## design.v

```verilog
module clock(clk, reset, ballclk, plateclk, timeclk, refreshclk, dotmatrixclk,goalclk);
input clk;
input reset;
output ballclk, plateclk, timeclk, refreshclk, dotmatrixclk,goalclk;
reg ballclk, plateclk, timeclk, refreshclk, dotmatrixclk,goalclk;
reg [31:0]count1, count2, count3, count4, count5,count6;
always@(posedge clk)
begin
  if(!reset)
  begin
    count1 <= 32'd0; count2 <= 32'd0; count3 <= 32'd0;
    count4 <= 32'd0; count5 <= 32'd0; count6 <= 32'd0;
    timeclk <= 0; ballclk <= 0; plateclk <= 0;
    refreshclk <= 0; dotmatrixclk <= 0; goalclk <= 0;
  end
  else
  begin
   if(count1 == 32'd1000)
   begin
      count1 <= 32'd0;
      timeclk <= 1;
   end
   else
   begin
      count1 <= count1 + 32'd1;
		timeclk <= 0;
	end
	if(count2 == 32'd250)
   begin
      count2 <= 32'd0;
      ballclk <= 1;
   end
   else
   begin
      count2 <= count2 + 32'd1;
		ballclk <= 0;
	end
	if(count3 == 32'd500)
   begin
      count3 <= 32'd0;
      plateclk <= 1;
   end
   else
   begin
      count3 <= count3 + 32'd1;
		plateclk <= 0;
	end
	if(count4 == 32'd25)
   begin
      count4 <= 32'd0;
      refreshclk <= 1;
   end
   else
   begin
      count4 <= count4 + 32'd1;
		refreshclk <= 0;
	end
	if(count5 == 32'd4)
   begin
      count5 <= 32'd0;
      dotmatrixclk <= 1;
   end
   else
   begin
      count5 <= count5 + 32'd1;
		dotmatrixclk <= 0;
	end
	if(count6 == 32'd4000)
   begin
      count6 <= 32'd0;
      goalclk <= 1;
   end
   else
   begin
      count6 <= count6 + 32'd1;
		goalclk <= 0;
	end
  end
end
endmodule 
module plate(reset,clk,en,sw1,sw2,sw3,sw4,nextleftpos,nextrightpos);
input reset,clk,en, sw1, sw2, sw3, sw4;
output [7:0]nextleftpos, nextrightpos;  
reg [7:0]nextleftpos, nextrightpos;
always@(posedge clk)	
begin
	if(!reset)
		nextleftpos <=8'b00111000;
	else if(en)
	begin
		if(sw2)  
		begin
			if(sw1)	 
			begin
				if(nextleftpos == 8'b11100000) 
					nextleftpos <= nextleftpos;
				else 
					nextleftpos <= nextleftpos<<1;	
			end
			else	 
			begin
				if(nextleftpos == 8'b00000111)
					nextleftpos <= nextleftpos;
				else 
					nextleftpos <= nextleftpos>>1;
			end
		end
		else	 
			nextleftpos <= nextleftpos;
	end
end
always@(posedge clk)
begin
	if(!reset)
		nextrightpos<=8'b00111000;
	else if(en)
	begin
		if(sw4)	 
		begin
			if(sw3)	 
			begin	
				if(nextrightpos == 8'b11100000) 
					nextrightpos <= nextrightpos;
				else 
					nextrightpos <= nextrightpos<<1; 
			end
			else	 
			begin
				if(nextrightpos == 8'b00000111)
					nextrightpos <= nextrightpos;
				else 
					nextrightpos <= nextrightpos>>1;
			end
		end
		else	 
		begin
			nextrightpos <= nextrightpos;
		end	
	end
end
endmodule
module sevendisplay	(lscore,rscore,timecount,
							 out1,out2,out3,out4,out5,out6
							 );
input [6:0]lscore,rscore,timecount;  
output  [6:0] out1,out2,out3,out4,out5,out6;  
reg
[3:0]decimal_lscore,digit_lscore,  
decimal_rscore,digit_rscore,  
decimal_timecount,digit_timecount;  
reg
[6:0] out1,out2,out3,out4,out5,out6;
always@(*)	
begin
		decimal_lscore = lscore/10;  
		case(decimal_lscore)
			1:out1=7'b1111001;
			2:out1=7'b0100100;
			3:out1=7'b0110000;
			4:out1=7'b0011001;
			5:out1=7'b0010010;
			6:out1=7'b0000010;
			7:out1=7'b1111000;
			8:out1=7'b0000000;
			9:out1=7'b0010000;
			default:out1=7'b1000000;
		endcase
		digit_lscore = lscore%10;  
		case(digit_lscore)
			1:out2=7'b1111001;
			2:out2=7'b0100100;
			3:out2=7'b0110000;
			4:out2=7'b0011001;
			5:out2=7'b0010010;
			6:out2=7'b0000010;
			7:out2=7'b1111000;
			8:out2=7'b0000000;
			9:out2=7'b0010000;
			default:out2=7'b1000000;
		endcase
end
always@(*)	
begin
		decimal_rscore = rscore/10;
		case(decimal_rscore)
			1:out3=7'b1111001;
			2:out3=7'b0100100;
			3:out3=7'b0110000;
			4:out3=7'b0011001;
			5:out3=7'b0010010;
			6:out3=7'b0000010;
			7:out3=7'b1111000;
			8:out3=7'b0000000;
			9:out3=7'b0010000;
			default:out3=7'b1000000;
		endcase
		digit_rscore = rscore%10;
		case(digit_rscore)
			1:out4=7'b1111001;
			2:out4=7'b0100100;
			3:out4=7'b0110000;
			4:out4=7'b0011001;
			5:out4=7'b0010010;
			6:out4=7'b0000010;
			7:out4=7'b1111000;
			8:out4=7'b0000000;
			9:out4=7'b0010000;
			default:out4=7'b1000000;
		endcase
end
always@(*)	
begin	
		decimal_timecount = timecount/10;
		case(decimal_timecount)
			1:out5=7'b1111001;
			2:out5=7'b0100100;
			3:out5=7'b0110000;
			4:out5=7'b0011001;
			5:out5=7'b0010010;
			6:out5=7'b0000010;
			7:out5=7'b1111000;
			8:out5=7'b0000000;
			9:out5=7'b0010000;
			default:out5=7'b1000000;
		endcase
		digit_timecount = timecount%10;
		case(digit_timecount)
			1:out6=7'b1111001;
			2:out6=7'b0100100;
			3:out6=7'b0110000;
			4:out6=7'b0011001;
			5:out6=7'b0010010;
			6:out6=7'b0000010;
			7:out6=7'b1111000;
			8:out6=7'b0000000;
			9:out6=7'b0010000;
			default:out6=7'b1000000;
		endcase
end
endmodule
module dotmatrix(clk,reset,en,gamestate,dot_row,dot0_col,dot1_col,
                      my_plate,enemy_plate,x,y, 
                      rscore,lscore);
    input clk;
    input reset, en;
    input [1:0]gamestate;
    input [3:0]x;
    input [2:0]y;
    input [7:0]my_plate;
    input [7:0]enemy_plate;
    input [6:0]rscore,lscore;
    output [7:0]dot_row;
    output [7:0]dot0_col,dot1_col;
    reg [7:0]dot_row;
    reg [7:0]dot0_col;
    reg [7:0]dot1_col;
    reg [3:0] step;
	 reg [15:0] dot_col;
    always@(posedge clk)
    if(!reset)
    begin
			step = 4'd0;
			dot_row = 8'b11111111;
			{dot0_col,dot1_col} = 16'd0;
			dot_col = 16'd0;
    end
    else if(en)
    begin
			if (step == 4'd0) 
				step = 4'd15;
			else 
				step = step - 4'd1;
			dot_row = 8'b11111111;
			{dot0_col,dot1_col} = dot_col;
			dot_col = 16'b00000000_00000000;
			case(gamestate)
				0: 
				begin
					dot_col[step] = 1;
					case (step)
						15:dot_row=8'b11111111;
						14:dot_row=8'b00011111;
						13:dot_row=8'b10111111;
						12:dot_row=8'b00011111;
						11:dot_row=8'b11111000;
						10:dot_row=8'b11111010;
						9: dot_row=8'b11111000;
						8: dot_row=8'b00011111;
						7: dot_row=8'b01011111;
						6: dot_row=8'b01011111;
						5: dot_row=8'b11111000;
						4: dot_row=8'b11111101;
						3: dot_row=8'b11111010;
						2: dot_row=8'b01111111;
						1: dot_row=8'b10011111;
						0: dot_row=8'b01111111;
					endcase	
				end
            1: 
            begin
					dot_col[step] = 1;
					case(x)
						1:
						case (step)
							14:dot_row= ~enemy_plate;
							15:dot_row= ~my_plate;
							13:dot_row= ~(8'b00000001<<y);
							12:dot_row=8'b11111111;
							11:dot_row=8'b11111111;
							10:dot_row=8'b11111111;
							9: dot_row=8'b11111111;
							8: dot_row=8'b11111111;
							7: dot_row=8'b11111111;
							6: dot_row=8'b11111111;
							5: dot_row=8'b11111111;
							4: dot_row=8'b11111111;
							3: dot_row=8'b11111111;
							2: dot_row=8'b11111111;
							1: dot_row=8'b11111111;
							0: dot_row=8'b11111111;
						endcase	
						2:
						case (step)
							14:dot_row= ~enemy_plate;
							15:dot_row= ~my_plate;
							13:dot_row=8'b11111111;
							12:dot_row= ~(8'b00000001<<y);
							11:dot_row=8'b11111111;
							10:dot_row=8'b11111111;
							9: dot_row=8'b11111111;
							8: dot_row=8'b11111111;
							7: dot_row=8'b11111111;
							6: dot_row=8'b11111111;
							5: dot_row=8'b11111111;
							4: dot_row=8'b11111111;
							3: dot_row=8'b11111111;
							2: dot_row=8'b11111111;
							1: dot_row=8'b11111111;
							0: dot_row=8'b11111111;
						endcase	
						3:
						case (step)
							14:dot_row= ~enemy_plate;
							15:dot_row= ~my_plate;
							13:dot_row=8'b11111111;
							12:dot_row=8'b11111111; 
							11:dot_row=~(8'b00000001<<y);
							10:dot_row=8'b11111111;
							9: dot_row=8'b11111111;
							8: dot_row=8'b11111111;
							7: dot_row=8'b11111111;
							6: dot_row=8'b11111111;
							5: dot_row=8'b11111111;
							4: dot_row=8'b11111111;
							3: dot_row=8'b11111111;
							2: dot_row=8'b11111111;
							1: dot_row=8'b11111111;
							0: dot_row=8'b11111111;
						endcase
						4:
						case (step)
							14:dot_row= ~enemy_plate;
							15:dot_row= ~my_plate;
							13:dot_row=8'b11111111;
							12:dot_row=8'b11111111; 
							11:dot_row=8'b11111111; 
							10:dot_row=~(8'b00000001<<y);
							9: dot_row=8'b11111111;
							8: dot_row=8'b11111111;
							7: dot_row=8'b11111111;
							6: dot_row=8'b11111111;
							5: dot_row=8'b11111111;
							4: dot_row=8'b11111111;
							3: dot_row=8'b11111111;
							2: dot_row=8'b11111111;
							1: dot_row=8'b11111111;
							0: dot_row=8'b11111111;
						endcase	
						5:
						case (step)
							14:dot_row= ~enemy_plate;
							15:dot_row= ~my_plate;
							13:dot_row=8'b11111111;
							12:dot_row=8'b11111111; 
							11:dot_row=8'b11111111; 
							10:dot_row=8'b11111111;
							9: dot_row=~(8'b00000001<<y);
							8: dot_row=8'b11111111;
							7: dot_row=8'b11111111;
							6: dot_row=8'b11111111;
							5: dot_row=8'b11111111;
							4: dot_row=8'b11111111;
							3: dot_row=8'b11111111;
							2: dot_row=8'b11111111;
							1: dot_row=8'b11111111;
							0: dot_row=8'b11111111;
						endcase	
						6:
						case (step)
							14:dot_row= ~enemy_plate;
							15:dot_row= ~my_plate;
							13:dot_row=8'b11111111;
							12:dot_row=8'b11111111; 
							11:dot_row=8'b11111111; 
							10:dot_row=8'b11111111;
							9: dot_row=8'b11111111;
							8: dot_row=~(8'b00000001<<y);
							7: dot_row=8'b11111111;
							6: dot_row=8'b11111111;
							5: dot_row=8'b11111111;
							4: dot_row=8'b11111111;
							3: dot_row=8'b11111111;
							2: dot_row=8'b11111111;
							1: dot_row=8'b11111111;
							0: dot_row=8'b11111111;	
						endcase	
						7:
						case (step)
							14:dot_row= ~enemy_plate;
							15:dot_row= ~my_plate;
							13:dot_row=8'b11111111;
							12:dot_row=8'b11111111; 
							11:dot_row=8'b11111111; 
							10:dot_row=8'b11111111;
							9: dot_row=8'b11111111;
							8: dot_row=8'b11111111;
							7: dot_row=~(8'b00000001<<y);
							6: dot_row=8'b11111111;
							5: dot_row=8'b11111111;
							4: dot_row=8'b11111111;
							3: dot_row=8'b11111111;
							2: dot_row=8'b11111111;
							1: dot_row=8'b11111111;
							0: dot_row=8'b11111111;
						endcase	
						8:
						case (step)
							14:dot_row= ~enemy_plate;
							15:dot_row= ~my_plate;
							13:dot_row=8'b11111111;
							12:dot_row=8'b11111111; 
							11:dot_row=8'b11111111; 
							10:dot_row=8'b11111111;
							9: dot_row=8'b11111111;
							8: dot_row=8'b11111111;
							7: dot_row=8'b11111111;
							6: dot_row=~(8'b00000001<<y);
							5: dot_row=8'b11111111;
							4: dot_row=8'b11111111;
							3: dot_row=8'b11111111;
							2: dot_row=8'b11111111;
							1: dot_row=8'b11111111;
							0: dot_row=8'b11111111;
						endcase	
						9:
						case (step)
							14:dot_row= ~enemy_plate;
							15:dot_row= ~my_plate;
							13:dot_row=8'b11111111;
							12:dot_row=8'b11111111; 
							11:dot_row=8'b11111111; 
							10:dot_row=8'b11111111;
							9: dot_row=8'b11111111;
							8: dot_row=8'b11111111;
							7: dot_row=8'b11111111;
							6: dot_row=8'b11111111;
							5: dot_row=~(8'b00000001<<y);
							4: dot_row=8'b11111111;
							3: dot_row=8'b11111111;
							2: dot_row=8'b11111111;
							1: dot_row=8'b11111111;
							0: dot_row=8'b11111111;
						endcase	
						10:
						case (step)
							14:dot_row= ~enemy_plate;
							15:dot_row= ~my_plate;
							13:dot_row=8'b11111111;
							12:dot_row=8'b11111111; 
							11:dot_row=8'b11111111; 
							10:dot_row=8'b11111111;
							9: dot_row=8'b11111111;
							8: dot_row=8'b11111111;
							7: dot_row=8'b11111111;
							6: dot_row=8'b11111111;
							5: dot_row=8'b11111111;
							4: dot_row=~(8'b00000001<<y);
							3: dot_row=8'b11111111;
							2: dot_row=8'b11111111;
							1: dot_row=8'b11111111;
							0: dot_row=8'b11111111;
						endcase	
						11:
						case (step)
							14:dot_row= ~enemy_plate;
							15:dot_row= ~my_plate;
							13:dot_row=8'b11111111;
							12:dot_row=8'b11111111; 
							11:dot_row=8'b11111111; 
							10:dot_row=8'b11111111;
							9: dot_row=8'b11111111;
							8: dot_row=8'b11111111;
							7: dot_row=8'b11111111;
							6: dot_row=8'b11111111;
							5: dot_row=8'b11111111;
							4: dot_row=8'b11111111;
							3: dot_row=~(8'b00000001<<y);
							2: dot_row=8'b11111111;
							1: dot_row=8'b11111111;
							0: dot_row=8'b11111111;
						endcase	
						12:
						case (step)
							14:dot_row= ~enemy_plate;
							15:dot_row= ~my_plate;
							13:dot_row=8'b11111111;
							12:dot_row=8'b11111111; 
							11:dot_row=8'b11111111; 
							10:dot_row=8'b11111111;
							9: dot_row=8'b11111111;
							8: dot_row=8'b11111111;
							7: dot_row=8'b11111111;
							6: dot_row=8'b11111111;
							5: dot_row=8'b11111111;
							4: dot_row=8'b11111111;
							3: dot_row=8'b11111111;
							2: dot_row=~(8'b00000001<<y);
							1: dot_row=8'b11111111;
							0: dot_row=8'b11111111;
						endcase	
						13:
						case (step)
							14:dot_row= ~enemy_plate;
							15:dot_row= ~my_plate;
							13:dot_row=8'b11111111;
							12:dot_row=8'b11111111; 
							11:dot_row=8'b11111111; 
							10:dot_row=8'b11111111;
							9: dot_row=8'b11111111;
							8: dot_row=8'b11111111;
							7: dot_row=8'b11111111;
							6: dot_row=8'b11111111;
							5: dot_row=8'b11111111;
							4: dot_row=8'b11111111;
							3: dot_row=8'b11111111;
							2: dot_row=8'b11111111;
							1: dot_row=~(8'b00000001<<y);
							0: dot_row=8'b11111111;
						endcase	
						14:
						case (step)
							14:dot_row= ~enemy_plate;
							15:dot_row= ~my_plate;
							13:dot_row=8'b11111111;
							12:dot_row=8'b11111111; 
							11:dot_row=8'b11111111; 
							10:dot_row=8'b11111111;
							9: dot_row=8'b11111111;
							8: dot_row=8'b11111111;
							7: dot_row=8'b11111111;
							6: dot_row=8'b11111111;
							5: dot_row=8'b11111111;
							4: dot_row=8'b11111111;
							3: dot_row=8'b11111111;
							2: dot_row=8'b11111111;
							1: dot_row=8'b11111111;
							0: dot_row=~(8'b00000001<<y);
						endcase	
					endcase      
            end 
            2:
            begin
               if(rscore == lscore)
					begin
						dot_col[step] = 1;
						case (step)
							15:dot_row=8'b11111111;
							14:dot_row=8'b11111111;
							13:dot_row=8'b10000001;
							12:dot_row=8'b10111110;
							11:dot_row=8'b10111110;
							10:dot_row=8'b11011101;
							9: dot_row=8'b11100011;
							8: dot_row=8'b11111111;
							7: dot_row=8'b11111111;
							6: dot_row=8'b11111111;
							5: dot_row=8'b10000001;
							4: dot_row=8'b10111110;
							3: dot_row=8'b10111110;
							2: dot_row=8'b11011101;
							1: dot_row=8'b11100011;
							0: dot_row=8'b11111111;
						endcase	
					end
               else if(rscore > lscore) 
               begin
						dot_col[step] = 1;
						case (step)
							15:dot_row=8'b11111111;
							14:dot_row=8'b11111111;
							13:dot_row=8'b11111111;
							12:dot_row=8'b11111111;
							11:dot_row=8'b11111111;
							10:dot_row=8'b11111111;
							9: dot_row=8'b11111111;
							8: dot_row=8'b11111111;
							7: dot_row=8'b11111111;
							6: dot_row=8'b10001111;
							5: dot_row=8'b11100011;
							4: dot_row=8'b11111001;
							3: dot_row=8'b11000111;
							2: dot_row=8'b11111001;
							1: dot_row=8'b11100011;
							0: dot_row=8'b10001111;
						endcase	
					end               
               else
					begin
						dot_col[step] = 1;
						case (step)
							15:dot_row=8'b11111111;
							14:dot_row=8'b10001111;
							13:dot_row=8'b11100011;
							12:dot_row=8'b11111001;
							11:dot_row=8'b11000111;
							10:dot_row=8'b11111001;
							9: dot_row=8'b11100011;
							8: dot_row=8'b10001111;
							7: dot_row=8'b11111111;
							6: dot_row=8'b11111111;
							5: dot_row=8'b11111111;
							4: dot_row=8'b11111111;
							3: dot_row=8'b11111111;
							2: dot_row=8'b11111111;
							1: dot_row=8'b11111111;
							0: dot_row=8'b11111111;
						endcase	
					end	
            end
        endcase 
   end      
endmodule 
module Final_Project(reset,sw1,sw2,sw3,sw4,FPGA_clk,dot_row,dot0_col,dot1_col,
							out1, out2, out3, out4, out5, out6);
input FPGA_clk;	 
input reset, sw1, sw2, sw3, sw4; 
output [7:0]dot_row, dot0_col, dot1_col;
output [6:0]out1, out2, out3, out4, out5, out6;
reg [3:0]x;	 
reg move_x;	 
reg [1:0]move_y;	 
reg [2:0]y;	 
reg [1:0]gamestate;	 
reg [6:0]timecount;  
reg [6:0]lscore, rscore;
reg [3:0]x_q;
reg [2:0]y_q;
reg [1:0]gamestate_q;
reg [6:0]lscore_q, rscore_q;
wire [7:0]my_plate, enemy_plate; 
wire ballclk;
wire plateclk;
wire timeclk;
wire refreshclk;	
wire dotmatrixclk;
wire goalclk;
wire [7:0]dot_row, dot0_col, dot1_col;
wire [6:0]out1, out2, out3, out4, out5, out6;
dotmatrix DOT(.clk(FPGA_clk), .reset(reset), .en(dotmatrixclk), .gamestate(gamestate_q), .dot_row(dot_row), 
				  .dot0_col(dot0_col), .dot1_col(dot1_col), .my_plate(my_plate),
				  .rscore(rscore_q), .lscore(lscore_q),
				  .enemy_plate(enemy_plate), .x(x_q), .y(y_q));
plate PLA (.reset(reset), .clk(FPGA_clk), .en(plateclk), .sw1(sw1), .sw2(sw2), .sw3(sw3), .sw4(sw4), 
			  .nextleftpos(my_plate), .nextrightpos(enemy_plate));
sevendisplay SEV(.lscore(lscore), .rscore(rscore), .timecount(timecount),
					  .out1(out1), .out2(out2), .out3(out3), .out4(out4),
					  .out5(out5), .out6(out6));
clock CLK(.clk(FPGA_clk), .reset(reset), .ballclk(ballclk), .plateclk(plateclk),
			 .timeclk(timeclk), .refreshclk(refreshclk), .dotmatrixclk(dotmatrixclk),.goalclk(goalclk));	
	always@(posedge FPGA_clk) 	 
	begin						 
		if(!reset)				 
		begin
			timecount = 7'd5;
			move_x = 1'b1;
			move_y = 2'd2;
			x = 4'd14;
			y = 3'd3;
			lscore = 0;
			rscore = 0;
			gamestate = 2'd0;
		end
		else						 
		begin					 
			if(gamestate == 2'd0)	
			begin
				if(timeclk)
				begin
					if(timecount == 7'd0)
					begin
						timecount = 7'd99; 
						gamestate = 2'd1;
					end
					else
					begin
						if(timeclk)
						begin	
							timecount = timecount - 7'd1;
						end
						else
							timecount = timecount;
					end	
				end
				else
				begin
					timecount = timecount;
				end
			end
			else if(gamestate == 2'd1)	
			begin	
				if(timeclk)
				begin
					if(timecount == 7'd0)
							gamestate = 2'd2;
					else
					begin
							timecount = timecount - 7'd1;
					end
				end
				if(ballclk)
				begin	
					case(move_x)			 
					0:
					begin
						if(x == 4'd14)
						begin
							move_x = 1'd1;
							if((my_plate >> y) == 3'd7) 
							begin
								move_y = 2'd1;
								if(y == 3'd0)
									move_y = 2'd3;	
							end
							else if((my_plate >> y) == 3'd3)
								move_y = 2'd2;
							else if((my_plate >> y) == 3'd1)
							begin
								move_y = 2'd3;
								if(y == 3'd7)
									move_y = 2'd1;
							end
							else
							begin
								lscore = lscore + 7'd1;
								gamestate = 2'd3; 
							end	
						end									
						else
							move_x = 1'd0;
						x = x + 4'd1;
						end
					1:							 
					begin
						if(x == 4'd1)
						begin
							move_x = 1'd0;
							if((enemy_plate >> y) == 3'd7)
							begin
								move_y = 2'd1;
								if(y == 3'd0)
									move_y = 2'd3;	
							end
							else if((enemy_plate >> y) == 3'd3)
								move_y = 2'd2;
							else if((enemy_plate >> y) == 3'd1)
							begin
								move_y = 2'd3;
								if(y == 3'd7)
									move_y = 2'd1;
							end
							else
							begin
								rscore = rscore + 7'd1;
								gamestate = 2'd3; 
							end
						end
						else
							move_x = 1'd1;
						x = x - 4'd1;
					end
					endcase	
					if(move_y == 2'd1)			 
					begin
						if(y == 3'd0)
							move_y = 2'd3;
						else	
							y = y - 3'd1;
					end	
					else if(move_y == 2'd3)
					begin
						if(y == 3'd7)
							move_y = 2'd1;
						else
							y = y + 3'd1;
					end
					else
						y = y;
				end
				else
				begin
					move_x = move_x;
					move_y = move_y;
					x = x;
					y = y;
				end
			end
			else if (gamestate == 2'd2)
			begin
				rscore = rscore;
				lscore = lscore;
				timecount = timecount;
			end
			else 
			begin
				if(goalclk)
				begin
					move_x = 1'b1;
					move_y = 2'd2;
					x = 4'd14;
					y = 3'd3;
					gamestate = 2'd1;
				end
				else
					gamestate = 2'd3;
			end
		end
		x_q <= x;
		y_q <= y;
		gamestate_q <= gamestate;
		lscore_q <= lscore;
		rscore_q <= rscore;
	end
endmodule 
```

## run.sh

```bash
#!/bin/bash
# the make line also repeats each setting of config.mk as NAME=value (left out here)
make -C /OpenROAD-flow-scripts/flow DESIGN_CONFIG=/design/flow/config.mk WORK_HOME=/design/flow/orfs CLKGATE_MAP_FILE= finish
```

## config.mk

```make
export PLATFORM = sky130hd
export DESIGN_NAME = Final_Project
export DESIGN_NICKNAME = Final_Project
export VERILOG_FILES = /design/flow/design.v
export SDC_FILE = /design/flow/constraint.sdc
export NUM_CORES = 4
export LEC_CHECK = 0
export ABC_AREA = 1
export CAP_MARGIN = 20
export CORE_ASPECT_RATIO = 1.02
export CORE_MARGIN = 3
export CORE_UTILIZATION = 42
export CTS_CLUSTER_DIAMETER = 210
export GPL_ROUTABILITY_DRIVEN = 1
export GPL_TIMING_DRIVEN = 1
export HOLD_SLACK_MARGIN = 0.28
export MAX_ROUTING_LAYER = met5
export MIN_ROUTING_LAYER = met2
export PLACE_DENSITY_LB_ADDON = 0.02
export SLEW_MARGIN = 25
export TNS_END_PERCENT = 65
```

## constraint.sdc

```tcl
create_clock -name core_clock -period 4.07 [get_ports {FPGA_clk}]
set_input_delay 0.8140 -clock core_clock [delete_from_list [all_inputs] [get_ports {FPGA_clk}]]
set_output_delay 0.8140 -clock core_clock [all_outputs]
set_load 0.01 [all_outputs]
```

==> ci_impl_report.md, run 1 <==
## Implementation flow summary

| Metric | Value |
|---|---|
| Register-to-Register Path Depth | 22 |
| Crit Path Category | flip-flop to output port |
| CP endpoint kind | output port |
| Ys cells | 3,192 |
| Detailed-route via count | 30,320 |
| Quantity of hold-fixing buffers added after cts | 0 |
| Seq pwr share | 42.4% |
| Skew final | 23.40 ps |
| WP depth | 24 |
| List of most frequent post-synthesis cells | 674 x nand2_1, 433 x nor2_1, 393 x inv_1, 308 x nand3_1, 263 x dfxtp_1 |
| Setup violators final | 37 |
| Vias in the first global route | 30,637 |
| Port Buffers | 71 |
| Std-Cell Rows | 79 |
| YS chip area | 19,540 um2 |
| Worst Setup SP | timecount[4] |
| Mux frac, synth | 0% |
| Max Buffers Root-to-Sink | 3 |
| RR Endpoint | DOT.dot_row[6] |
| Slowest-stage cell, CP | dfxtp_4 |
| Routed Antenna Nets | 0 |
| Distinct lib cells | 59 |
| Post-layout util | 51.84% |
| RSZ-0062 raised after global routing | yes |
| Vias/cell | 7.589 |
| Top area contributor share | 26.95% |
| Top pwr grp | clock |
| Setup TNS | -4502 ps |
| Most used DFF post-synth | dfxtp_1 |
| Asr flop ratio synth | 0% |
| Clock group | 2.92 mW |
| CP max FO | 4 |
| Area growth, synth to finish | 21.43% |
| Most frequent cell after synthesis | nand2_1 |
| Max Slew Vio Count | 0 |
| Register-to-Register Setup Slack | 280 ps |
| Relative slew slack | 40.13% |
| Sw power | 1.649 mW |
| Worst path cell trace | buf_6 -> inv_1 -> o211ai_1 -> nand2_1 -> buf_4 -> buf_4 -> inv_1 -> nor2_1 -> nor3_2 -> buf_4 -> nand2_4 -> nand3_2 -> nand2_2 -> nor2_4 -> nand2_4 -> nand2_4 -> nand2_4 -> inv_2 -> ha_2 -> nand3_2 -> nand2_1 -> nand2_1 -> nand2_1 -> buf_2 |
| AO/OA Area Share | 13.97% |
| Switching Fraction | 26.71% |
| Synth Warn # | 5 |
| Startpoint Class | flip-flop |
| Hold Fails Final Rpt | 0 |
| Yosys xor share | 2.907% |
| Part of the power in combinational logic | 10.3% |
| Fp_density | 42.69% |
| Drt pass-1 iters | 28 |
| Clock network power share | 47.3% |
| WHS Path Cells | 1 |
| Crit share post-route | 105.7% |
| WL final | 65,300 um |
| R2R Path Start | DOT.step[0] |
| Worst path max stage delay | 360 ps |
| Net Count, Synth | 3,266 |
| Post-synth top area cell | dfxtp_1 |
| Core ar. | 45,770 um2 |
| GR Util All Layers | 37.87% |
| DRC Markers | 0 |
| Setup slack after layout | -230.6 ps |
| CTS Buf Count | 31 |
| Ports | 72 |
| DPL Wire Length | 45,180 um |
| Hold wc startpoint | CLK.count3[0] |
| Clock transition at path regs | 60 ps |
| Fillers | 4,698 |
| Combinational power | 0.633 mW |
| Worst endpoint data arrival time | 3490 ps |
| Number of synthesized flops with an enable pin | 0 |
| Yosys adder share | 4.393% |
| Synth Area per Inst | 6.121 um2 |
| Power per cell area | 260.1 nW/um2 |
| Max Fclk | 232.5 MHz |
| Worst hold path type | flip-flop to flip-flop |
| Die X | 219.6 um |
| Buf+Inv Stages, Crit Path | 8 |
| Leakage | 10.51 nW |
| Dominant comb cell | simple AND/OR/NAND/NOR gates |
| Internal Dissipation | 4.523 mW |
| Antenna violations before repair | 0 |
| Outcome | complete, but fails checks |
| OpenROAD warning count | 64 |
| Dpl ws | -262.8 ps |
| Seq group | 2.62 mW |
| CP endpoint | out6[6] |
| Nets@finish | 3,436 |
| Measured slew at the worst slew-check pin | 894.8 ps |
| CTS tree | yes |
| Tmin final | 4301 ps |
| Critical Path RT | 3260 ps |
| Grt ovf | 0 |
| Cell area leaders | dfxtp_1 27%, nand2_1 13%, nor2_1 8.3% |
| Die area | 49,140 um2 |
| Gpl congestion | 1.020 |
| Largest net degree at the start of global routing | 47 |
| First-pass GRT wire length | 102,900 um |
| Max Cap Violations | 0 |
| Max H-tree Level | 1 |
| Register area share after synthesis | 26.95% |
| Layout check faults | setup timing |
| Worst vdd ir | 0.3216 mV |
| Violation count after the first detailed-route iteration | 6,123 |
| Simple Share, Synth | 41.19% |
| Synth Register Bits | 263 |
| Cell Area, Synth | 19,540 um2 |
| Die H | 223.8 um |
| Worst Hold End | CLK.count3[0] |
| Sink Count | 263 |
| Cells after synthesis | 3,192 |
| Drt wl/cell | 16.34 um |
| Family with the most delay on the worst path | simple AND/OR/NAND/NOR gates |
| Clk latency of the worst-skew pair | 600 ps |
| Root buffer cell | clkbuf_16 |
-- what timing repair did --
| item | CTS | global route |
|---|---|---|
| buffers inserted | 34 | 11 |
| resized | 321 | 100 |
| endpoints found under the setup margin | 42 | 49 |
| pin swaps | 86 | 58 |
-- layout make-up --
cell class | count | area (um2) | area share [%]
multi-input cells | 2400 | 13130 | 55.34
flip-flops and latches | 263 | 5281 | 22.26
clock inverters | 9 | 112.6 | 0.4746
inverters | 437 | 1675 | 7.061
diodes | 2 | 5.005 | 0.02109
repair buffers | 229 | 1813 | 7.642
clock buffers | 48 | 949.7 | 4.003
well taps | 607 | 759.5 | 3.201
-- stage by stage --
step                instance area, um2  power [mW]  hold WS (ps)  instances
floorplan                        19540       3.055         429.7       3192
finish                           23730       6.171         457.2       3995
CTS                              23240       6.175         463.4       3982
global placement                 21480       3.258         440.8       3892
detailed placement               21480       3.262         450.3       3892
global route                     23720       6.412         480.2       3993
-- routing by layer --
layer	track usage [%]	wire, um
met1	-	0
met2	46.81	33130
met3	48.18	24380
met4	9.617	7513
met5	9.020	278
==> run 2: changes to the inputs <==
- CAP_MARGIN: 20 -> 15
- CORE_ASPECT_RATIO: 1.02 -> not set
- CORE_MARGIN: 3 -> 2
- CORE_UTILIZATION: 42 -> 72
- CTS_CLUSTER_DIAMETER: 210 -> 276
- GPL_ROUTABILITY_DRIVEN: 1 -> not set
- HOLD_SLACK_MARGIN: 0.28 -> not set
- MIN_ROUTING_LAYER: met2 -> not set
- PLACE_DENSITY: not set -> 0.62
- PLACE_DENSITY_LB_ADDON: 0.02 -> not set
- SETUP_SLACK_MARGIN: not set -> 0.81
- SLEW_MARGIN: 25 -> 20
- TNS_END_PERCENT: 65 -> 80
- clock period: 4.07 -> 5.35 ns (I/O delays scaled with it)
==> ci_impl_report.md, run 2 <==
## Implementation flow summary

| Metric | Value |
|---|---|
| Cells after synthesis | 3,192 (unchanged) |
| Max H-tree Level | 1 (unchanged) |
| List of most frequent post-synthesis cells | 674 x nand2_1, 433 x nor2_1, 393 x inv_1, 308 x nand3_1, 263 x dfxtp_1 |
| Distinct lib cells | 59 (unchanged) |
| Top area contributor share | 26.95% (unchanged) |
| Synth Warn # | 5 (unchanged) |
| Die X | 168.7 um (-23%) |
| Synth Register Bits | 263 (unchanged) |
| Gpl congestion | 1.024 (+0.37%) |
| Outcome | stopped before the end |
| Cell Area, Synth | 19,540 um2 (unchanged) |
| AO/OA Area Share | 13.97% (unchanged) |
| Yosys xor share | 2.907% (unchanged) |
| Die H | 168.7 um (-25%) |
| Most frequent cell after synthesis | nand2_1 |
| Number of synthesized flops with an enable pin | 0 (unchanged) |
| Mux frac, synth | 0% (unchanged) |
| Fp_density | 72.90% (+30 points) |
| Quantity of hold-fixing buffers added after cts | 0 (unchanged) |
| Root buffer cell | clkbuf_16 |
| Register area share after synthesis | 26.95% (unchanged) |
| Ports | 72 (unchanged) |
| Grt ovf | 513 |
| Net Count, Synth | 3,266 (unchanged) |
| Asr flop ratio synth | 0% (unchanged) |
| Die area | 28,470 um2 (-42%) |
| Std-Cell Rows | 60 (-24%) |
| CTS Buf Count | 28 (-9.7%) |
| Error msg | [ERROR GRT-0232] Routing congestion too high. Check the congestion heatmap in the GUI. |
| Most used DFF post-synth | dfxtp_1 |
| Synth Area per Inst | 6.121 um2 (unchanged) |
| DPL Wire Length | 40,940 um (-9.4%) |
| Simple Share, Synth | 41.19% (unchanged) |
| Last step reached | global routing |
| Sink Count | 263 (unchanged) |
| Max Buffers Root-to-Sink | 3 (unchanged) |
| Post-synth top area cell | dfxtp_1 |
| Dominant comb cell | simple AND/OR/NAND/NOR gates |
| Ys cells | 3,192 (unchanged) |
| Yosys adder share | 4.393% (unchanged) |
| Cell area leaders | dfxtp_1 27%, nand2_1 13%, nor2_1 8.3% |
| YS chip area | 19,540 um2 (unchanged) |
| Core ar. | 26,800 um2 (-41%) |
| GR Util All Layers | 78.26% |
| Port Buffers | 71 (unchanged) |
run 2: layer usage:
metal | GRT overflow | GRT usage (%)
met1 | 12 | 75.39
met2 | 283 | 96.56
met3 | 7 | 62.52
met4 | 211 | 81.11
met5 | 0 | 37.22
run 2: stage by stage:
stage | instance area, um2 | setup slack [ps] | hold WS (ps) | instances
4_1_cts | 21910 | 637.7 | 469.2 | 3636
3_5_place_dp | 20330 | 386.3 | 449.8 | 3523
3_3_place_gp | 20330 | 637.1 | 439.9 | 3523
2_1_floorplan | 19540 | 1248 | 429.7 | 3192
run 2: timing repair:
| item | CTS |
|---|---|
| buffers inserted | 64 |
| pin swaps | 65 |
| endpoints found under the setup margin | 42 |
| gates resized | 211 |
==> run 3: changes to the inputs <==
- CAP_MARGIN: 15 -> 20
- CORE_ASPECT_RATIO: not set -> 1.02
- CORE_UTILIZATION: 72 -> 42
- CTS_CLUSTER_DIAMETER: 276 -> 210
- GPL_ROUTABILITY_DRIVEN: not set -> 1
- MIN_ROUTING_LAYER: not set -> met2
- PLACE_DENSITY: 0.62 -> not set
- PLACE_DENSITY_LB_ADDON: not set -> 0.02
- SETUP_SLACK_MARGIN: 0.81 -> not set
- clock period: 5.35 -> 4.07 ns (I/O delays scaled with it)
==> ci_impl_report.md, run 3 <==
## Implementation flow summary

| Metric | Value |
|---|---|
| Layout check faults | setup timing |
| Hold wc startpoint | CLK.count1[0] |
| Max Buffers Root-to-Sink | 3 (unchanged) |
| Register-to-Register Setup Slack | 210 ps |
| Worst endpoint data arrival time | 3630 ps |
| Max Fclk | 225.1 MHz |
| Sink Count | 263 (unchanged) |
| Seq group | 2.62 mW |
| Setup slack after layout | -371.5 ps |
| Top area contributor share | 26.95% (unchanged) |
| DRC Markers | 0 |
| Port Buffers | 71 (unchanged) |
| Yosys xor share | 2.907% (unchanged) |
| Die H | 221.8 um (+31%) |
| Post-layout util | 53.03% |
| RR Endpoint | y[2] |
| Buf+Inv Stages, Crit Path | 8 |
| WL final | 67,280 um |
| Max H-tree Level | 1 (unchanged) |
| Ys cells | 3,192 (unchanged) |
| Power per cell area | 251.8 nW/um2 |
| Nets@finish | 3,478 |
| Relative slew slack | 40.04% |
| Mux frac, synth | 0% (unchanged) |
| Family with the most delay on the worst path | simple AND/OR/NAND/NOR gates |
| Outcome | complete, but fails checks |
| Core ar. | 45,770 um2 (+71%) |
| Leakage | 10.75 nW |
| Synth Register Bits | 263 (unchanged) |
| Register-to-Register Path Depth | 18 |
| Distinct lib cells | 59 (unchanged) |
| Cells after synthesis | 3,192 (unchanged) |
| Antenna violations before repair | 0 |
| Violation count after the first detailed-route iteration | 6,326 |
| CTS tree | yes |
| YS chip area | 19,540 um2 (unchanged) |
| Sw power | 1.641 mW |
| Clock group | 2.81 mW |
| Cell Area, Synth | 19,540 um2 (unchanged) |
| Simple Share, Synth | 41.19% (unchanged) |
| Hold Fails Final Rpt | 0 |
| Most used DFF post-synth | dfxtp_1 |
| Tmin final | 4442 ps |
| Synth Area per Inst | 6.121 um2 (unchanged) |
| Routed Antenna Nets | 0 |
| Top pwr grp | clock |
| Layout Cell Area excl Fill | 24,270 um2 |
| Tot Pwr | 6.112 mW |
| Max Slew Vio Count | 0 |
| Crit share post-route | 109.1% |
| Vias in the first global route | 30,721 |
| Fp_density | 42.69% (-30 points) |
| Worst Hold End | CLK.count1[0] |
| Yosys adder share | 4.393% (unchanged) |
| Net Count, Synth | 3,266 (unchanged) |
| Worst path max stage delay | 360 ps |
| Root buffer cell | clkbuf_16 |
| R2R Path Start | y[1] |
| Skew final | 43.26 ps |
| Switching Fraction | 26.85% |
| Clk latency of the worst-skew pair | 610 ps |
| Drt pass-1 iters | 12 |
| List of most frequent post-synthesis cells | 674 x nand2_1, 433 x nor2_1, 393 x inv_1, 308 x nand3_1, 263 x dfxtp_1 |
| Setup violators final | 42 |
| Worst Setup SP | timecount[4] |
| Post-DP Area | 21,650 um2 (+6.5%) |
| Largest net degree at the start of global routing | 53 |
| Slowest-stage cell, CP | dfxtp_2 |
| Ports | 72 (unchanged) |
| Asr flop ratio synth | 0% (unchanged) |
| Std-Cell Rows | 79 (+32%) |
| WP depth | 22 |
| Clock network power share | 45.9% |
| CTS Buf Count | 29 (+3.6%) |
| RSZ-0062 raised after global routing | yes |
| Area growth, synth to finish | 24.22% |
| Quantity of hold-fixing buffers added after cts | 0 (unchanged) |
| Most frequent cell after synthesis | nand2_1 |
| AO/OA Area Share | 13.97% (unchanged) |
| GR Util All Layers | 39.91% |
| CP endpoint | out6[1] |
| Detailed-route via count | 30,709 |
| Worst vdd ir | 0.3462 mV |
| Clock transition at path regs | 60 ps |
| Grt ovf | 0 |
| CP max FO | 7 |
| Drt wl/cell | 16.67 um |
| Startpoint Class | flip-flop |
| First-pass GRT wire length | 105,300 um |
| Internal Dissipation | 4.471 mW |
| Critical Path RT | 3260 ps |
| Synth Warn # | 5 (unchanged) |
| Worst path cell trace | buf_6 -> inv_2 -> o211ai_1 -> nand2_1 -> nand2_2 -> nor2_4 -> buf_4 -> inv_4 -> nand2_2 -> a21oi_2 -> inv_2 -> nand2_4 -> nand2_4 -> nand3_2 -> nand2_2 -> nor2_4 -> nand2_4 -> buf_12 -> o21ai_4 -> inv_2 -> nor3_2 -> buf_2 |
| Vias/cell | 7.609 |
| Crit Path Category | flip-flop to output port |
| Cell area leaders | dfxtp_1 27%, nand2_1 13%, nor2_1 8.3% |
| Seq pwr share | 42.8% |
| Measured slew at the worst slew-check pin | 892.6 ps |
| Part of the power in combinational logic | 11.2% |
| Dominant comb cell | simple AND/OR/NAND/NOR gates |
| CP endpoint kind | output port |
| WHS Path Cells | 1 |
| Post-synth top area cell | dfxtp_1 |
| Gpl congestion | 1.021 (-0.30%) |
| Combinational power | 0.687 mW |
| Worst hold path type | flip-flop to flip-flop |
| Number of synthesized flops with an enable pin | 0 (unchanged) |
| Die X | 217.6 um (+29%) |
| Register area share after synthesis | 26.95% (unchanged) |
| Max Cap Violations | 0 |
| OpenROAD warning count | 64 |
| DPL Wire Length | 46,000 um (+12%) |
| Die area | 48,260 um2 (+70%) |
## run 3: what timing repair did
action                                 CTS  global route
setup endpoints to repair               42            48
setup buffers                           44            25
pin swaps                               82            80
endpoints found under the hold margin    0             0
resized                                336           144
gates cloned                             0             1
## run 3: cell type report
class	instances	area, um2
clock inverter	14	192.7
sequential	263	5283
tap	607	759.5
antenna	2	5.005
inverter	437	1689
multi-input combinational	2401	13360
clock buffer	40	807.0
timing repair buffer	272	2173
fill	4577	21490
## run 3: layer usage
metal | GRT usage [%] | vias up | part of all wire (%)
met1 | - | 10875 | 0
met3 | 51.43 | 1092 | 38
met5 | 11.01 | - | 0.56
met2 | 49.05 | 7852 | 51
li1 | - | 10871 | -
met4 | 8.020 | 19 | 11
## run 3: stage by stage
step	setup TNS, ps	hold slack (ps)	worst slack [ps]	cells
floorplan	0	429.7	223.5	3192
global placement	-647.9	441.1	-157.3	3912
detailed placement	-1900	449.7	-215.9	3912
CTS	-5550	463.2	-313.6	4010
global route	-17880	479.8	-563.8	4034
finish	-10320	454.7	-371.5	4036
==> run 4: changes to the inputs <==
- ABC_AREA: 1 -> not set
- CORE_ASPECT_RATIO: 1.02 -> not set
- CORE_UTILIZATION: 42 -> 72
- GPL_ROUTABILITY_DRIVEN: 1 -> not set
- HOLD_SLACK_MARGIN: not set -> -0.09
- MAX_ROUTING_LAYER: met5 -> met4
- MIN_ROUTING_LAYER: met2 -> not set
- PLACE_DENSITY_LB_ADDON: 0.02 -> not set
- clock period: 4.07 -> 4.89 ns (I/O delays scaled with it)
==> ci_impl_report.md, run 4 <==
## Implementation flow summary

| Metric | Value |
|---|---|
| Outcome | complete, but fails checks |
| Layout check faults | setup timing |
| Std-Cell Rows | 57 (-28%) |
| Cell Area, Synth | 17,960 um2 (-8.1%) |
| Worst vdd ir | 0.3716 mV (+7.3%) |
| Fillers | 1,407 (-69%) |
| Sw power | 1.305 mW (-21%) |
| Skew final | 32.88 ps (-10.39 ps) |
| Distinct lib cells | 103 (+75%) |
| Combinational power | 0.444 mW (-35%) |
| CTS tree | yes |
| Port Buffers | 71 (unchanged) |
| Crit share post-route | 103.8% (-5.4 points) |
| Register area share after synthesis | 29.31% (+2.4 points) |
| Largest net degree at the start of global routing | 74 (+40%) |
| Clock transition at path regs | 70 ps (about the same) |
| RSZ-0062 raised after global routing | yes |
| WL final | 63,860 um (-5.1%) |
| Clock group | 2.18 mW (-22%) |
| Max Cap Violations | 0 (unchanged) |
| Seq pwr share | 45.3% (+2.5 points) |
| Sink Count | 263 (unchanged) |
| Yosys xor share | 8.526% (+5.6 points) |
| Routed Antenna Nets | 0 (unchanged) |
| Buf+Inv Stages, Crit Path | 6 (-2) |
| Power per cell area | 236.7 nW/um2 (-6.0%) |
| Max H-tree Level | 1 (unchanged) |
| Mux frac, synth | 3.657% (+3.7 points) |
| CP max FO | 7 (unchanged) |
| Nets@finish | 2,503 (-28%) |
| Number of synthesized flops with an enable pin | 0 (unchanged) |
| Seq group | 2.18 mW (-17%) |
| Relative slew slack | 31.44% (-8.6 points) |
| CP endpoint kind | output port |
| Fp_density | 73.64% (+31 points) |
| Core ar. | 24,390 um2 (-47%) |
| GR Util All Layers | 44.96% (+5.0 points) |
| Die H | 161.9 um (-27%) |
| OpenROAD warning count | 66 (+3.1%) |
| Startpoint Class | flip-flop |
| Post-layout util | 83.21% (+30 points) |
| Family with the most delay on the worst path | AND-OR/OR-AND gates |
| Top area contributor share | 29.31% (+2.4 points) |
| Ports | 72 (unchanged) |
| Measured slew at the worst slew-check pin | 1021 ps (+127.9 ps) |
| Crit Path Category | flip-flop to output port |
| Critical Path RT | 3910 ps (+650 ps) |
| Violation count after the first detailed-route iteration | 3,209 (-49%) |
| Root buffer cell | clkbuf_16 |
| Register-to-Register Setup Slack | 410 ps (+200 ps) |
| Max Slew Vio Count | 0 (unchanged) |
| Worst path cell trace | nor2_4 -> inv_1 -> ha_1 -> nand2b_4 -> o21ai_4 -> buf_4 -> o2111a_1 -> a211oi_2 -> o221ai_2 -> a21o_1 -> a21o_1 -> inv_2 -> mux2i_4 -> buf_6 -> buf_4 -> nand2_1 -> o21ai_2 -> mux2i_1 -> dlygate4sd2_1 |
| Synth Register Bits | 263 (unchanged) |
| Area growth, synth to finish | 12.98% |
| Worst path max stage delay | 350 ps (about the same) |
| Switching Fraction | 27.16% (+0.31 points) |
| Simple Share, Synth | 28.78% (-12 points) |
| Ys cells | 2,398 (-25%) |
| Yosys adder share | 5.001% (+0.61 points) |
| Asr flop ratio synth | 0% (unchanged) |
| Cell area leaders | dfxtp_1 29%, nor2_1 6.8%, a21oi_1 6.5% |
| Drt wl/cell | 23.01 um (+38%) |
| Synth Warn # | 5 (unchanged) |
| Final hold slack | 484.0 ps (+29.26 ps) |
| DRC Markers | 0 (unchanged) |
| CP endpoint | out4[4] |
| Max Buffers Root-to-Sink | 3 (unchanged) |
| Die area | 26,230 um2 (-46%) |
| Clock network power share | 45.5% (-0.4 points) |
| First-pass GRT wire length | 94,960 um (-9.8%) |
| Drt pass-1 iters | 7 (-5) |
| YS chip area | 17,960 um2 (-8.1%) |
| Worst Hold End | CLK.count6[0] |
| Post-synth top area cell | dfxtp_1 |
| RR Endpoint | y[2] |
| R2R Path Start | y[1] |
| Net Count, Synth | 2,472 (-24%) |
| Register-to-Register Path Depth | 12 (-6) |
| DPL Wire Length | 35,730 um (-22%) |
| Internal Dissipation | 3.498 mW (-22%) |
| Hold wc startpoint | CLK.count6[0] |
| Antenna violations before repair | 2 (+2) |
| Worst endpoint data arrival time | 4100 ps (+470 ps) |
| Setup slack after layout | -183.9 ps (+187.6 ps) |
| WP depth | 19 (-14%) |
| Clk latency of the worst-skew pair | 570 ps (-40 ps) |
| Detailed-route via count | 19,864 (-35%) |
| List of most frequent post-synthesis cells | 324 x nor2_1, 263 x dfxtp_1, 233 x a21oi_1, 225 x nand2_1, 110 x xor2_1 |
| Worst hold path type | flip-flop to flip-flop |
| Leakage | 7.795 nW (-27%) |
| Quantity of hold-fixing buffers added after cts | 0 (unchanged) |
| Tot Pwr | 4.803 mW (-21%) |
| Dominant comb cell | simple AND/OR/NAND/NOR gates |
| Grt ovf | 0 (unchanged) |
| Dpl ws | 15.84 ps (+231.7 ps) |
| Gpl congestion | 1.028 (+0.73%) |
| Synth Area per Inst | 7.491 um2 (+22%) |
| Tmin final | 5074 ps |
| Die X | 161.9 um (-26%) |
| Top pwr grp | registers |
| Most frequent cell after synthesis | nor2_1 |
| Most used DFF post-synth | dfxtp_1 |
| WHS Path Cells | 1 (unchanged) |
| Part of the power in combinational logic | 9.2% (-2.0 points) |
| Vias/cell | 7.158 (-5.9%) |
| Hold Fails Final Rpt | 0 (unchanged) |
| Setup violators final | 6 (-86%) |
| Max Fclk | 197.1 MHz |
| Slowest-stage cell, CP | dfxtp_1 |
| AO/OA Area Share | 19.85% (+5.9 points) |
| CTS Buf Count | 26 (-10%) |
| Worst Setup SP | rscore[5] |
| Cells after synthesis | 2,398 (-25%) |
| Vias in the first global route | 18,473 (-40%) |
## run 4: what timing repair did
item	CTS	global route
gates resized	46	74
buffers inserted	11	13
pin swaps	9	11
setup endpoints to repair	33	32
cloned	1	1
## run 4: cell type report
cell class / count / area [um2] / share of cell area (%)
Clock buffer: 36 / 758.2 / 3.736
Antenna cell: 2 / 5.005 / 0.02466
Inverter: 71 / 270.3 / 1.332
Tap cell: 324 / 405.4 / 1.998
Sequential cell: 263 / 5274 / 25.99
Timing Repair Buffer: 147 / 1274 / 6.276
Clock inverter: 12 / 141.4 / 0.6967
Multi-Input combinational cell: 1920 / 12170 / 59.95
## run 4: metrics by stage
step	area [um2]	TNS (ps)	cells
2_1_floorplan	17960	0	2398
3_3_place_gp	18870	0	2696
3_5_place_dp	18890	0	2697
4_1_cts	19990	0	2757
5_1_grt	20290	-2343	2775
6_report	20290	-361.8	2775
## run 4: per-layer routing
metal  global-route usage (%)  wire, um  vias to the layer above
met5                        -         0                        -
met4                    20.35      4369                        0
met3                    8.146      7023                      503
met2                    74.72     29170                     1693
met1                    53.25     23300                     9062
li1                         -         -                     8606
==> run 5: changes to the inputs <==
- ABC_AREA: not set -> 1
- CORE_UTILIZATION: 72 -> 69
- HOLD_SLACK_MARGIN: -0.09 -> not set
- PLACE_DENSITY: not set -> 0.62
- clock period: 4.89 -> 6.01 ns (I/O delays scaled with it)
==> ci_impl_report.md, run 5 <==
## Implementation flow summary

| Metric | Value |
|---|---|
| Outcome | timing/DRC/antenna clean |
| WP depth | 24 (+5) |
| Synth Register Bits | 263 (unchanged) |
| Post-DP Area | 20,370 um2 (+7.8%) |
| Vias/cell | 5.997 (-16%) |
| WL final | 56,320 um (-12%) |
| Vias in the first global route | 20,013 (+8.3%) |
| Distinct lib cells | 59 (-43%) |
| Cell Area, Synth | 19,540 um2 (+8.8%) |
| Seq group | 1.77 mW (-19%) |
| Internal Dissipation | 2.892 mW (-17%) |
| R2R Path Start | DOT.step[0] |
| Synth Area per Inst | 6.121 um2 (-18%) |
| Ports | 72 (unchanged) |
| Family with the most delay on the worst path | simple AND/OR/NAND/NOR gates |
| List of most frequent post-synthesis cells | 674 x nand2_1, 433 x nor2_1, 393 x inv_1, 308 x nand3_1, 263 x dfxtp_1 |
| Max Slew Vio Count | 0 (unchanged) |
| Number of synthesized flops with an enable pin | 0 (unchanged) |
| Comb gate area | 12,210 um2 (+0.36%) |
| Die area | 29,680 um2 (+13%) |
| Violation count after the first detailed-route iteration | 2,262 (-30%) |
| Combinational power | 0.367 mW (-17%) |
| Fillers | 2,105 (+50%) |
| Yosys xor share | 2.907% (-5.6 points) |
| Nets@finish | 3,287 (+31%) |
| RSZ-0062 raised after global routing | no |
| Simple Share, Synth | 41.19% (+12 points) |
| Sw power | 1.036 mW (-21%) |
| Clock group | 1.79 mW (-18%) |
| Seq pwr share | 45.2% (about the same) |
| Skew final | 18.75 ps (-14.12 ps) |
| Clock network power share | 45.5% (about the same) |
| Mux frac, synth | 0% (-3.7 points) |
| Tmin final | 5652 ps |
| Setup violators final | 0 (-6) |
| Port Buffers | 71 (unchanged) |
| Antenna diodes | 0 (-2) |
| OpenROAD warning count | 64 (-3.0%) |
| WHS Path Cells | 1 (unchanged) |
| Power per cell area | 184.0 nW/um2 (-22%) |
| Post-synth top area cell | dfxtp_1 |
| Worst path max stage delay | 590 ps (+240 ps) |
| Worst vdd ir | 0.2576 mV (-31%) |
| Setup TNS | 0 ps (+361.8 ps) |
| Clock transition at path regs | 60 ps (about the same) |
| Part of the power in combinational logic | 9.4% (+0.2 points) |
| Std-Cell Rows | 61 (+7.0%) |
| Synth Warn # | 5 (unchanged) |
| Relative slew slack | 33.01% (+1.6 points) |
| Sink Count | 263 (unchanged) |
| Startpoint Class | flip-flop |
| Top pwr grp | clock |
| Setup slack after layout | 357.6 ps (+541.5 ps) |
| Final hold slack | 464.7 ps (-19.23 ps) |
| Register area share after synthesis | 26.95% (-2.4 points) |
| Hold Fails Final Rpt | 0 (unchanged) |
| Clk latency of the worst-skew pair | 570 ps (about the same) |
| First-pass GRT wire length | 92,360 um (-2.7%) |
| Drt wl/cell | 15.59 um (-32%) |
| Hold wc startpoint | CLK.count1[0] |
| DRC Markers | 0 (unchanged) |
| Crit share post-route | 94.05% (-9.7 points) |
| Die X | 172.3 um (+6.4%) |
| Crit Path Category | flip-flop to output port |
| CP max FO | 8 (+1) |
| RR Endpoint | DOT.dot_row[2] |
| Critical Path RT | 4810 ps (+900 ps) |
| Gpl congestion | 1.058 (+2.9%) |
| CTS tree | yes |
| DPL Wire Length | 40,180 um (+12%) |
| Core ar. | 27,860 um2 (+14%) |
| Worst path cell trace | nor2_4 -> inv_1 -> ha_1 -> o21ai_1 -> nand2_1 -> nor2_4 -> inv_4 -> o21ai_1 -> nand2_1 -> inv_2 -> nand2_4 -> nand2_2 -> nand2_1 -> nand2_1 -> inv_2 -> nand2_2 -> nand3_4 -> nand2_1 -> nand2_1 -> inv_1 -> ha_1 -> nand3_1 -> a21oi_1 -> clkdlybuf4s50_1 |
| Slowest-stage cell, CP | clkdlybuf4s50_1 |
| Net Count, Synth | 3,266 (+32%) |
| Grt ovf | 0 (unchanged) |
| Max Buffers Root-to-Sink | 3 (unchanged) |
| Routed Antenna Nets | 0 (unchanged) |
| CP most frequent cell | nand2_1 |
| GR Util All Layers | 38.17% (-6.8 points) |
| Measured slew at the worst slew-check pin | 1002 ps (-18.05 ps) |
| Worst hold path type | flip-flop to flip-flop |
| Register-to-Register Path Depth | 21 (+9) |
| Buf+Inv Stages, Crit Path | 6 (unchanged) |
| Yosys adder share | 4.393% (-0.61 points) |
| Area growth, synth to finish | 9.260% |
| Tot Pwr | 3.928 mW (-18%) |
| Fp_density | 70.14% (-3.5 points) |
| Dominant comb cell | simple AND/OR/NAND/NOR gates |
| Cells after synthesis | 3,192 (+33%) |
| CP endpoint kind | output port |
| AO/OA Area Share | 13.97% (-5.9 points) |
| Asr flop ratio synth | 0% (unchanged) |
| Die H | 172.3 um (+6.4%) |
| Detailed-route via count | 21,668 (+9.1%) |
| Dpl ws | 950.3 ps (+934.5 ps) |
| YS chip area | 19,540 um2 (+8.8%) |
| CP endpoint | out2[5] |
| Worst Setup SP | lscore[4] |
| Worst endpoint data arrival time | 4450 ps (+350 ps) |
| Most frequent cell after synthesis | nand2_1 |
| Max H-tree Level | 1 (unchanged) |
| CTS Buf Count | 29 (+12%) |
| Max Fclk | 176.9 MHz |
| Worst Hold End | CLK.count1[0] |
| FF+latch area | 5265 um2 (-0.17%) |
| Leakage | 9.394 nW (+21%) |
| Drt pass-1 iters | 7 (unchanged) |
| Top area contributor share | 26.95% (-2.4 points) |
| Register-to-Register Setup Slack | 1170 ps (+760 ps) |
| Antenna violations before repair | 0 (-2) |
| Largest net degree at the start of global routing | 53 (-28%) |
| Most used DFF post-synth | dfxtp_1 |
| Cell area leaders | dfxtp_1 27%, nand2_1 13%, nor2_1 8.3% |
| Max Cap Violations | 0 (unchanged) |
| Ys cells | 3,192 (+33%) |
| Root buffer cell | clkbuf_16 |
| Layout Cell Area excl Fill | 21,350 um2 (+5.2%) |
| Switching Fraction | 26.37% (-0.79 points) |
[run 5: per-stage QoR]
stage               cells  util [%]
finish               3613     76.63
global route         3613     76.63
CTS                  3612     76.58
detailed placement   3559     73.13
global placement     3559     73.13
floorplan            3192         -
[run 5: what timing repair did]
| action | 4_1_cts | 5_1_grt |
|---|---|---|
| endpoints found under the setup margin | 0 | 7 |
| gates resized | 0 | 2 |
| hold buffers | 0 | 0 |
| setup buffers | 0 | 1 |
[run 5: final cells by class]
class,count,area share (%)
Inverter,437,7.731
Multi-Input combinational cell,2400,57.20
Timing Repair Buffer,82,3.692
Sequential cell,263,24.66
Clock buffer,40,3.921
Clock inverter,13,0.5802
Tap cell,378,2.215
[run 5: per-layer routing]
layer	wire length (um)	GRT usage (%)
met5	0	-
met4	1980	13.92
met3	4637	5.150
met2	27330	65.46
met1	22380	45.94
==> run 6: changes to the inputs <==
- CORE_UTILIZATION: 69 -> 68
- CTS_CLUSTER_SIZE: not set -> 15
- PLACE_DENSITY: 0.62 -> not set
- clock period: 6.01 -> 4.23 ns (I/O delays scaled with it)
==> ci_impl_report.md, run 6 <==
## Implementation flow summary

| Metric | Value |
|---|---|
| Cell area leaders | dfxtp_1 27%, nand2_1 13%, nor2_1 8.3% |
| Ports | 72 (unchanged) |
| Setup slack after layout | -1285 ps (-1643 ps) |
| Slowest-stage cell, CP | o211ai_1 |
| Crit share post-route | 130.4% (+36 points) |
| Fillers | 2,015 (-4.3%) |
| Post-synth top area cell | dfxtp_1 |
| Measured slew at the worst slew-check pin | 1072 ps (+69.38 ps) |
| Number of synthesized flops with an enable pin | 0 (unchanged) |
| Buf+Inv Stages, Crit Path | 6 (unchanged) |
| Root buffer cell | clkbuf_16 |
| Net Count, Synth | 3,266 (unchanged) |
| WL final | 73,420 um (+30%) |
| Drt wl/cell | 19.64 um (+26%) |
| Part of the power in combinational logic | 11.3% (+1.9 points) |
| WP depth | 20 (-17%) |
| Synth Area per Inst | 6.121 um2 (unchanged) |
| Most frequent cell after synthesis | nand2_1 |
| Max Slew Vio Count | 0 (unchanged) |
| Worst path cell trace | nor2_4 -> buf_4 -> nor2_4 -> nand2_2 -> o21ai_4 -> o211ai_1 -> nand2_1 -> a211oi_4 -> buf_6 -> nand2_8 -> nand2_4 -> nand3_4 -> nor2_4 -> nand3_4 -> buf_12 -> o21ai_4 -> inv_2 -> buf_6 -> nor3_2 -> buf_2 |
| Routed Antenna Nets | 0 (unchanged) |
| RSZ-0062 raised after global routing | yes |
| Seq pwr share | 50.8% (+5.6 points) |
| DRC Markers | 0 (unchanged) |
| Max Cap Violations | 0 (unchanged) |
| Yosys xor share | 2.907% (unchanged) |
| Die X | 173.5 um (+0.72%) |
| Dominant comb cell | simple AND/OR/NAND/NOR gates |
| Worst endpoint data arrival time | 4670 ps (+220 ps) |
| Clock group | 1.88 mW (+5%) |
| Fp_density | 68.63% (-1.5 points) |
| Worst vdd ir | 0.3012 mV (+17%) |
| Synth Register Bits | 263 (unchanged) |
| Violation count after the first detailed-route iteration | 3,646 (+61%) |
| Cells after synthesis | 3,192 (unchanged) |
| Crit Path Category | flip-flop to output port |
| Grt ovf | 0 (unchanged) |
| Top area contributor share | 26.95% (unchanged) |
| GR Util All Layers | 37.94% (-0.23 points) |
| Sw power | 1.408 mW (+36%) |
| Synth Warn # | 5 (unchanged) |
| Simple Share, Synth | 41.19% (unchanged) |
| YS chip area | 19,540 um2 (unchanged) |
| Die area | 30,110 um2 (+1.4%) |
| Register area share after synthesis | 26.95% (unchanged) |
| Cell Area, Synth | 19,540 um2 (unchanged) |
| Skew final | 52.16 ps (+33.41 ps) |
| Switching Fraction | 28.36% (+2.0 points) |
| Yosys adder share | 4.393% (unchanged) |
| Register-to-Register Path Depth | 21 (unchanged) |
| Clk latency of the worst-skew pair | 550 ps (-20 ps) |
| Startpoint Class | flip-flop |
| Area growth, synth to finish | 18.21% |
| Layout check faults | setup timing |
| Register-to-Register Setup Slack | 200 ps (-970 ps) |
| WHS Path Cells | 1 (unchanged) |
| CP most frequent cell | nor2_4 |
| Critical Path RT | 3380 ps (-1430 ps) |
| OpenROAD warning count | 66 (+3.1%) |
| Worst Hold End | CLK.count1[0] |
| Drt pass-1 iters | 13 (+6) |
| Asr flop ratio synth | 0% (unchanged) |
| CP endpoint kind | output port |
| AO/OA Area Share | 13.97% (unchanged) |
| Max Fclk | 181.3 MHz |
| Vias/cell | 6.434 (+7.3%) |
| Port Buffers | 71 (unchanged) |
| Std-Cell Rows | 62 (+1.6%) |
| CTS tree | yes |
| Worst Setup SP | lscore[4] |
| Power per cell area | 215.0 nW/um2 (+17%) |
| Die H | 173.5 um (+0.72%) |
| Hold Fails Final Rpt | 0 (unchanged) |
| Family with the most delay on the worst path | simple AND/OR/NAND/NOR gates |
| Mux frac, synth | 0% (unchanged) |
| Quantity of hold-fixing buffers added after cts | 0 (unchanged) |
| Clock network power share | 37.9% (-7.6 points) |
| CP endpoint | out2[1] |
| Leakage | 10.18 nW (+8.4%) |
| Combinational power | 0.563 mW (+53%) |
| Tot Pwr | 4.966 mW (+26%) |
| Vias in the first global route | 20,881 (+4.3%) |
| Clock transition at path regs | 90 ps (+30 ps) |
| List of most frequent post-synthesis cells | 674 x nand2_1, 433 x nor2_1, 393 x inv_1, 308 x nand3_1, 263 x dfxtp_1 |
| Setup violators final | 42 (+42) |
| Max Buffers Root-to-Sink | 3 (unchanged) |
| Top pwr grp | registers |
| DPL Wire Length | 39,860 um (-0.81%) |
| Antenna violations before repair | 10 (+10) |
| Gpl congestion | 1.072 (+1.3%) |
| Nets@finish | 3,416 (+3.9%) |
| Tmin final | 5515 ps |
| CP max FO | 7 (-1) |
| Setup TNS | -33,730 ps (-33,730 ps) |
| Ys cells | 3,192 (unchanged) |
| Outcome | complete, but fails checks |
| Distinct lib cells | 59 (unchanged) |
| Worst path max stage delay | 860 ps (+270 ps) |
| Most used DFF post-synth | dfxtp_1 |
| Core ar. | 28,470 um2 (+2.2%) |
| Seq group | 2.52 mW (+42%) |
| R2R Path Start | DOT.step[0] |
| Worst hold path type | flip-flop to flip-flop |
| Relative slew slack | 28.23% (-4.8 points) |
| CTS Buf Count | 21 (-28%) |
| Internal Dissipation | 3.557 mW (+23%) |
| Detailed-route via count | 24,049 (+11%) |
| Largest net degree at the start of global routing | 52 (-1.9%) |
| Sink Count | 263 (unchanged) |
| Max H-tree Level | 1 (unchanged) |
| First-pass GRT wire length | 95,970 um (+3.9%) |
| Hold wc startpoint | CLK.count1[0] |
| RR Endpoint | DOT.dot_row[1] |
run 6: metal layers:
metal | global-route usage (%) | routed length (um) | part of all wire [%]
met1 | 44.87 | 25260 | 34
met2 | 65.53 | 31790 | 43
met3 | 4.189 | 9719 | 13
met4 | 16.03 | 6651 | 9.1
met5 | - | 0 | 0
run 6: through the flow:
step	hold WS (ps)	setup WS (ps)	utilization (%)	area, um2	std cells
floorplan	429.7	351.5	-	19540	3192
global placement	443.2	20.54	73.06	20800	3621
detailed placement	451.9	-161.1	73.06	20800	3621
CTS	465.9	-161.0	77.11	21950	3688
global route	485.1	-1202	81.12	23090	3737
finish	461.1	-1285	81.13	23100	3738
run 6: area by class of cell:
| class | instances | area (um2) | share of cell area (%) |
|---|---|---|---|
| inverters | 437 | 1688 | 7.308 |
| clock buffers | 21 | 525.5 | 2.275 |
| repair buffers | 218 | 1725 | 7.470 |
| flip-flops and latches | 263 | 5285 | 22.88 |
| clock inverters | 2 | 17.52 | 0.07584 |
| diodes | 12 | 30.03 | 0.1300 |
| well taps | 384 | 480.5 | 2.080 |
| multi-input cells | 2401 | 13350 | 57.78 |
run 6: timing repair:
action | in CTS | in global routing
buffers inserted | 45 | 38
resized | 249 | 221
cloned | 0 | 1
endpoints found under the setup margin | 42 | 44
pin swaps | 61 | 106
No activity file was given, so power comes from the tool's default toggle rates.
